## my_top_architecture
module my_top_architecture (
    input clock,
    input resetn,
    input tunning,  
    input mode_switch,  
    input increment_button,  
    output wire [47:0] segment_out
);
wire [31:0] main_counter;
wire [31:0] seconds_counter;
wire [31:0] minutes_counter;
wire [31:0] hours_counter;
wire enable_seconds_counter;
wire enable_minutes_counter;
wire enable_hours_counter;
wire increment_signal;  
edge_detector edge_detector_inst (
    .clock(clock),
    .resetn(resetn),
    .increment_button(increment_button),
    .tunning(tunning),
    .increment_signal(increment_signal)
);
my_counter #(
    .counter_size(31),
    .counter_limit(32'd999)  
) main_counter_inst (
    .clock(clock),
    .resetn(resetn),
    .enable(1'b1),  
    .counter(main_counter)
);
my_signal_pulse #(
    .signal_period_one(32'd999)  
) my_signal_pulse_inst (
    .clock(clock),
    .resetn(resetn),
    .counter(main_counter),
    .signal_gen(enable_seconds_counter)  
);
my_counter #(
    .counter_size(31),
    .counter_limit(32'd59)  
) seconds_counter_inst (
    .clock(clock),
    .resetn(resetn),
    .enable(enable_seconds_counter && !tunning),  
    .counter(seconds_counter)
);
assign enable_minutes_counter = (enable_seconds_counter && (seconds_counter == 32'd59) && !tunning);
my_counter #(
    .counter_size(31),
    .counter_limit(32'd59)
) minutes_counter_inst (
    .clock(clock),
    .resetn(resetn),
    .enable(enable_minutes_counter || (increment_signal && mode_switch)),  
    .counter(minutes_counter)
);
assign enable_hours_counter = (enable_minutes_counter && (minutes_counter == 32'd59) && !tunning);
my_counter #(
    .counter_size(31),
    .counter_limit(32'd23)  
) hours_counter_inst (
    .clock(clock),
    .resetn(resetn),
  ...
Size in the first run: ~170 flip-flops.
clock: 3.32 ns
lec_check: 0
abc_area: 0
cap_margin: 20
core_margin: 2
core_utilization: 72
cts_cluster_size: 80
gpl_routability_driven: 1
max_routing_layer: met5
min_routing_layer: met1
place_density_lb_addon: 0.01
setup_slack_margin: 0.96
slew_margin: 5
run.sh (not shown) runs the stock make flow with config.mk's settings and CLKGATE_MAP_FILE=.
The baseline never finished: it broke off in clock tree synthesis (DPL-0038).
Then changed:
==> flow/config.mk (replaced) <==
export PLATFORM = sky130hd
export DESIGN_NAME = my_top_architecture
export DESIGN_NICKNAME = my_top_architecture
export VERILOG_FILES = /design/flow/design.v
export SDC_FILE = /design/flow/constraint.sdc
export NUM_CORES = 4
export LEC_CHECK = 0
export ABC_AREA = 1
export CAP_MARGIN = 20
export CORE_MARGIN = 2
export CORE_UTILIZATION = 72
export PLACE_DENSITY = 0.6
export SLEW_MARGIN = 20
==> flow/constraint.sdc (replaced) <==
create_clock -name core_clock -period 16.5 [get_ports {clock}]
set_input_delay 3.3000 -clock core_clock [delete_from_list [all_inputs] [get_ports {clock}]]
set_output_delay 3.3000 -clock core_clock [all_outputs]
set_load 0.01 [all_outputs]
After rerunning: The changed run finished with timing, DRC and antenna clean; area after synthesis went down by 27%; die size went down by 27%; synthesized cell count went down by 16%.
Then changed:
--- a/flow/config.mk
+++ b/flow/config.mk
@@ -6,8 +6,7 @@
 export NUM_CORES = 4
 export LEC_CHECK = 0
-export ABC_AREA = 1
 export CAP_MARGIN = 20
 export CORE_MARGIN = 2
-export CORE_UTILIZATION = 72
+export CORE_UTILIZATION = 40
 export PLACE_DENSITY = 0.6
 export SLEW_MARGIN = 20
==> flow/constraint.sdc (replaced) <==
create_clock -name core_clock -period 14.4 [get_ports {clock}]
set_input_delay 2.8800 -clock core_clock [delete_from_list [all_inputs] [get_ports {clock}]]
set_output_delay 2.8800 -clock core_clock [all_outputs]
set_load 0.01 [all_outputs]
After rerunning:
- The new run ran to the end with no violations
- die size came out higher by about 140%
- via count came out higher by 48%
- global-route usage is lower by 8.9 points
- setup slack degrades by 4.0 ns
- non-clock buffer count went up by 19
- register-to-register slack is worse by 4.0 ns
- cell area rose by 34%
- routed wire length rises by about 80%
- sequential cell count is unchanged
Then changed:
--- a/flow/config.mk
+++ b/flow/config.mk
@@ -8,5 +8,5 @@
 export CAP_MARGIN = 20
 export CORE_MARGIN = 2
-export CORE_UTILIZATION = 40
+export CORE_UTILIZATION = 64
 export PLACE_DENSITY = 0.6
 export SLEW_MARGIN = 20
Wire length came out lower by a few percent.
Fmax rose slightly.
